Design cnm_top, start of the top module:
module cnm_top (
    input  logic               clk,
    input  logic               rst,
    input  logic               in_valid,
    input  logic signed [7:0]  rea,
    input  logic signed [7:0]  ima,
    input  logic signed [7:0]  req,
    input  logic signed [7:0]  imq,
    output logic               out_valid,
    output logic signed [15:0] rep,
    output logic signed [15:0] imp
);
Size: roughly 2100 cells after synthesis, roughly 66 flip-flops, about 68 I/O pins, roughly 0.014 mm^2 of cells after synthesis.
==> flow/config.mk <==
export PLATFORM = sky130hd
export DESIGN_NAME = cnm_top
export DESIGN_NICKNAME = cnm_top
export VERILOG_FILES = /design/flow/design.v
export SDC_FILE = /design/flow/constraint.sdc
export NUM_CORES = 4
export LEC_CHECK = 0
export ABC_AREA = 1
export CAP_MARGIN = 0
export CORE_ASPECT_RATIO = 0.5
export CORE_MARGIN = 2
export CORE_UTILIZATION = 72
export CTS_CLUSTER_DIAMETER = 373
export CTS_CLUSTER_SIZE = 99
export SETUP_SLACK_MARGIN = 0.34
export SLEW_MARGIN = 20
export TNS_END_PERCENT = 5
==> flow/constraint.sdc <==
create_clock -name core_clock -period 6.23 [get_ports {clk}]
set_input_delay 1.2460 -clock core_clock [delete_from_list [all_inputs] [get_ports {clk}]]
set_output_delay 1.2460 -clock core_clock [all_outputs]
set_load 0.01 [all_outputs]
run.sh (not shown) runs the stock make flow with config.mk's settings and CLKGATE_MAP_FILE=.
The first run ran to the end with violations: negative setup slack.
Next try:
CAP_MARGIN = 20   (was 0)
CORE_ASPECT_RATIO = unset   (was 0.5)
CORE_UTILIZATION = 66   (was 72)
CTS_CLUSTER_DIAMETER = 41   (was 373)
CTS_CLUSTER_SIZE = 71   (was 99)
SETUP_SLACK_MARGIN = unset   (was 0.34)
TNS_END_PERCENT = unset   (was 5)
clock period = 6.54 ns   (was 6.23 ns; I/O delays follow)
Effect:
- This time the run passed the timing, DRC and antenna checks
- clock-buffer cell count went down by 1
- final area goes down by about 2%
- sequential share of layout area grows by 0.18 points
- first-iteration DRC count went down by about 37%
- routed wire length goes down by 16%
- clock skew shrinks by 0.0076 ns
- sequential cell count is unchanged
Next try:
ABC_AREA = unset   (was 1)
CTS_CLUSTER_SIZE = unset   (was 71)
Result: The changed run produced a layout that fails on negative setup slack; synthesized area shrinks by 8.3%; routed wire length grows by 31%; die area shrinks by 8.1%; worst setup slack degrades by 1.3 ns; global-route usage grows by 2.9 points.
Next try:
CORE_UTILIZATION = 40   (was 66)
CTS_CLUSTER_DIAMETER = unset   (was 41)
CTS_CLUSTER_SIZE = 20   (was unset)
SLEW_MARGIN = 35   (was 20)
TNS_END_PERCENT = 80   (was unset)
clock period = 7.0 ns   (was 6.54 ns; I/O delays follow)
Now the flow ran to the end with no violations.
Wire length came out lower by 35%.
Utilization shrinks by 42 points.
Final cell count rose by 2.0%.
Non-clock buffer count drops by 118.
Maximum frequency goes up by 14%.
Global-route usage drops by 16 points.
Next try:
ABC_AREA = 1   (was unset)
CORE_ASPECT_RATIO = 1.84   (was unset)
CORE_UTILIZATION = 66   (was 40)
CTS_CLUSTER_DIAMETER = 203   (was unset)
CTS_CLUSTER_SIZE = 100   (was 20)
SLEW_MARGIN = 20   (was 35)
TNS_END_PERCENT = unset   (was 80)
Outcome:
- routed wire length is higher by 8.6%
- register-to-register slack gets better by 0.08 ns
- die size is lower by 33%
- core utilization is higher by 25 points
- count of clock-buffer cells in the layout is higher by 1

========
## v31
The RTL this note starts from:
==> flow/design.v <==
module mult(y,a,b);  
	output logic [15:0] y;
	input  logic [7:0] a,b;
	logic [15:0] y_tmp;
	logic [7:0]  a_tmp;
	logic [7:0]  b_tmp;
	logic [14:0] c1;
	logic [10:0] c2;            
	logic [14:0] out1;
	logic [12:0] out2;
	logic [10:0] out3;
	logic [8:0]  out4;
	logic [14:0] m_temp0;
	logic [13:0] m_temp1;
	logic [12:0] m_temp2;
	logic [11:0] m_temp3;
	logic [10:0] m_temp4;
	logic [9:0]  m_temp5;
	logic [8:0]  m_temp6;
	logic [7:0]  m_temp7;
	always_comb
		begin
			if(a[7])
				begin
					a_tmp = ~a+1'b1;
					if(b[7])
						begin
							b_tmp = ~b+1'b1;
							y = y_tmp ;
						end
					else
						begin
							b_tmp = b;
							y = ~y_tmp+1'b1;
						end
				end
			else
				begin
					a_tmp = a;
					if(b[7])
						begin
							b_tmp = ~b+1'b1;
							y = ~y_tmp+1'b1;
						end
					else
						begin
							b_tmp = b;
							y = y_tmp;
						end
				end
		end
	always_comb
		begin
			out1 = m_temp0 + m_temp1;
			out2 = m_temp2 + m_temp3;
			out3 = m_temp4 + m_temp5;
			out4 = m_temp6 + m_temp7;
			c1   = out1    + out2;
			c2   = out3    + out4;
			y_tmp= c1      + c2;
		end
	always_comb
		begin		
			m_temp0[14:7] = b_tmp[7]?a_tmp:8'b00000000;
			m_temp0[6:0]  = 7'b0000000;
			m_temp1[13:6] = b_tmp[6]?a_tmp:8'b00000000;
			m_temp1[5:0]  = 6'b000000;
			m_temp2[12:5] = b_tmp[5]?a_tmp:8'b00000000;
			m_temp2[4:0]  = 5'b00000;
			m_temp3[11:4] = b_tmp[4]?a_tmp:8'b00000000;
			m_temp3[3:0]  = 4'b0000;
			m_temp4[10:3] = b_tmp[3]?a_tmp:8'b00000000;
			m_temp4[2:0]  = 3'b000;
			m_temp5[9:2]  = b_tmp[2]?a_tmp:8'b00000000;
			m_temp5[1:0]  = 2'b00;
			m_temp6[8:1]  = b_tmp[1]?a_tmp:8'b00000000;
			m_temp6[0]    = 1'b0;
			m_temp7       = b_tmp[0]?a_tmp:8'b00000000;
		end
endmodule
	module cnm(rep,imp,rea,ima,req,imq);  
	output logic signed[15:0] rep, imp;
	input  logic signed[7:0] rea, req, ima, imq;
	logic signed[15:0] y0,y1,y2,y3;
	mult reaXreq (.y(y0), .a(rea), .b(req));
	mult imaXimq (.y(y1), .a(ima), .b(imq));
	mult reaXimq (.y(y2), .a(rea), .b(imq));
	mult imaXreq (.y(y3), .a(ima), .b(req));
	always_comb
		begin
			rep = y0-y1;
			imp = y2+y3;
		end
endmodule
module cnm_top (
    input  logic               clk,
    input  logic               rst,
    input  logic               in_valid,
    input  logic signed [7:0]  rea,
    input  logic signed [7:0]  ima,
    input  logic signed [7:0]  req,
    input  logic signed [7:0]  imq,
    output logic               out_valid,
    output logic signed [15:0] rep,
    output logic signed [15:0] imp
);
    logic signed [7:0]  rea_r, ima_r, req_r, imq_r;
    logic               valid_r;
    logic signed [15:0] rep_c, imp_c;
    cnm cnm (.rep(rep_c), .imp(imp_c), .rea(rea_r), .ima(ima_r), .req(req_r), .imq(imq_r));
    always_ff @(posedge clk) begin
        rea_r <= rea;
        ima_r <= ima;
        req_r <= req;
        imq_r <= imq;
        rep   <= rep_c;
        imp   <= imp_c;
        if (rst) begin
            valid_r   <= 1'b0;
            out_valid <= 1'b0;
        end else begin
            valid_r   <= in_valid;
            out_valid <= valid_r;
        end
    end
endmodule
Settings: LEC_CHECK=0, ABC_AREA=1, CAP_MARGIN=0, CELL_PAD_IN_SITES_DETAIL_PLACEMENT=0, CORE_ASPECT_RATIO=0.5, CORE_MARGIN=7, CORE_UTILIZATION=61, CTS_CLUSTER_DIAMETER=170, CTS_CLUSTER_SIZE=99, GPL_TIMING_DRIVEN=0, HOLD_SLACK_MARGIN=-0.08, PLACE_DENSITY_LB_ADDON=0.01, SETUP_SLACK_MARGIN=1.17, SLEW_MARGIN=0, TNS_END_PERCENT=20; clock period 4.54 ns.
[flow] v31 | stages: complete | final checks: fail | reason: negative setup slack
> inputs changed (v31 -> v3)
==> flow/config.mk <==
export PLATFORM = sky130hd
export DESIGN_NAME = cnm_top
export DESIGN_NICKNAME = cnm_top
export VERILOG_FILES = /design/flow/design.v
export SDC_FILE = /design/flow/constraint.sdc
export NUM_CORES = 4
export LEC_CHECK = 0
export CAP_MARGIN = 5
export CELL_PAD_IN_SITES_DETAIL_PLACEMENT = 1
export CORE_MARGIN = 7
export CORE_UTILIZATION = 68
export CTS_CLUSTER_SIZE = 17
export GPL_ROUTABILITY_DRIVEN = 0
export GPL_TIMING_DRIVEN = 1
export MAX_ROUTING_LAYER = met4
export MIN_ROUTING_LAYER = met2
export PLACE_DENSITY_LB_ADDON = 0.3
export SLEW_MARGIN = 40
export TNS_END_PERCENT = 35
--- outcome ---
v3 failed in 3_5_place_dp with DPL-0033. From v31 to v3 the numbers moved as follows: net count after synthesis -21%, total number of placement rows +11. v3 vs. v31: floorplan die width saw a decrease; synthesized chip area reported by yosys decreased by 1100 µm² relative to the old numbers; vertical die dimension increased by 25% relative to the old numbers; number of cells in the yosys synthesis report went down. Measured against v31, the standard cell core area of v3 comes out at 0.825 times the reference value. Compared to v31, v3 was floorplanned on a smaller die. v3 vs v31 — instance tally after logic synthesis dropped by more than 10%. Post-synthesis share of cell area spent on and-or and or-and gates up 6.5 points in v3 wrt v31.
--- input diff v3..v30 ---
==> flow/config.mk <==
export PLATFORM = sky130hd
export DESIGN_NAME = cnm_top
export DESIGN_NICKNAME = cnm_top
export VERILOG_FILES = /design/flow/design.v
export SDC_FILE = /design/flow/constraint.sdc
export NUM_CORES = 4
export LEC_CHECK = 0
export CAP_MARGIN = 25
export CELL_PAD_IN_SITES_DETAIL_PLACEMENT = 1
export CORE_ASPECT_RATIO = 0.81
export CORE_MARGIN = 2
export CORE_UTILIZATION = 35
export CTS_CLUSTER_SIZE = 17
export MIN_ROUTING_LAYER = met2
export PLACE_DENSITY_LB_ADDON = 0.11
export SLEW_MARGIN = 10
==> flow/constraint.sdc <==
create_clock -name core_clock -period 7.62 [get_ports {clk}]
set_input_delay 1.5240 -clock core_clock [delete_from_list [all_inputs] [get_ports {clk}]]
set_output_delay 1.5240 -clock core_clock [all_outputs]
set_load 0.01 [all_outputs]
[summary]
v30 | status: complete | timing, DRC, antenna: pass
Delta (v30 minus v3): simple-gate portion of the synthesized area stayed essentially flat, die area now larger.
Taking v3 over v30, the core region area ratio works out to 0.51.
[inputs] v19 vs v30
==> flow/config.mk <==
export PLATFORM = sky130hd
export DESIGN_NAME = cnm_top
export DESIGN_NICKNAME = cnm_top
export VERILOG_FILES = /design/flow/design.v
export SDC_FILE = /design/flow/constraint.sdc
export NUM_CORES = 4
export LEC_CHECK = 0
export ABC_AREA = 1
export CAP_MARGIN = 20
export CORE_MARGIN = 2
export CORE_UTILIZATION = 62
export SLEW_MARGIN = 20
==> flow/constraint.sdc <==
create_clock -name core_clock -period 7.94 [get_ports {clk}]
set_input_delay 1.5880 -clock core_clock [delete_from_list [all_inputs] [get_ports {clk}]]
set_output_delay 1.5880 -clock core_clock [all_outputs]
set_load 0.01 [all_outputs]
Notes after the runs:
In the reports for v19 and v30, the smaller wire length on met1 belongs to v30. Combinational cell area excluding buffers and inverters essentially unchanged between v30 and v19. Against v30, the final cell area of v19 is higher. As of v19, total wire length had fallen by more than 10% compared to v30. Diff v19 and v30: number of tap cells added at floorplan lower in v19.
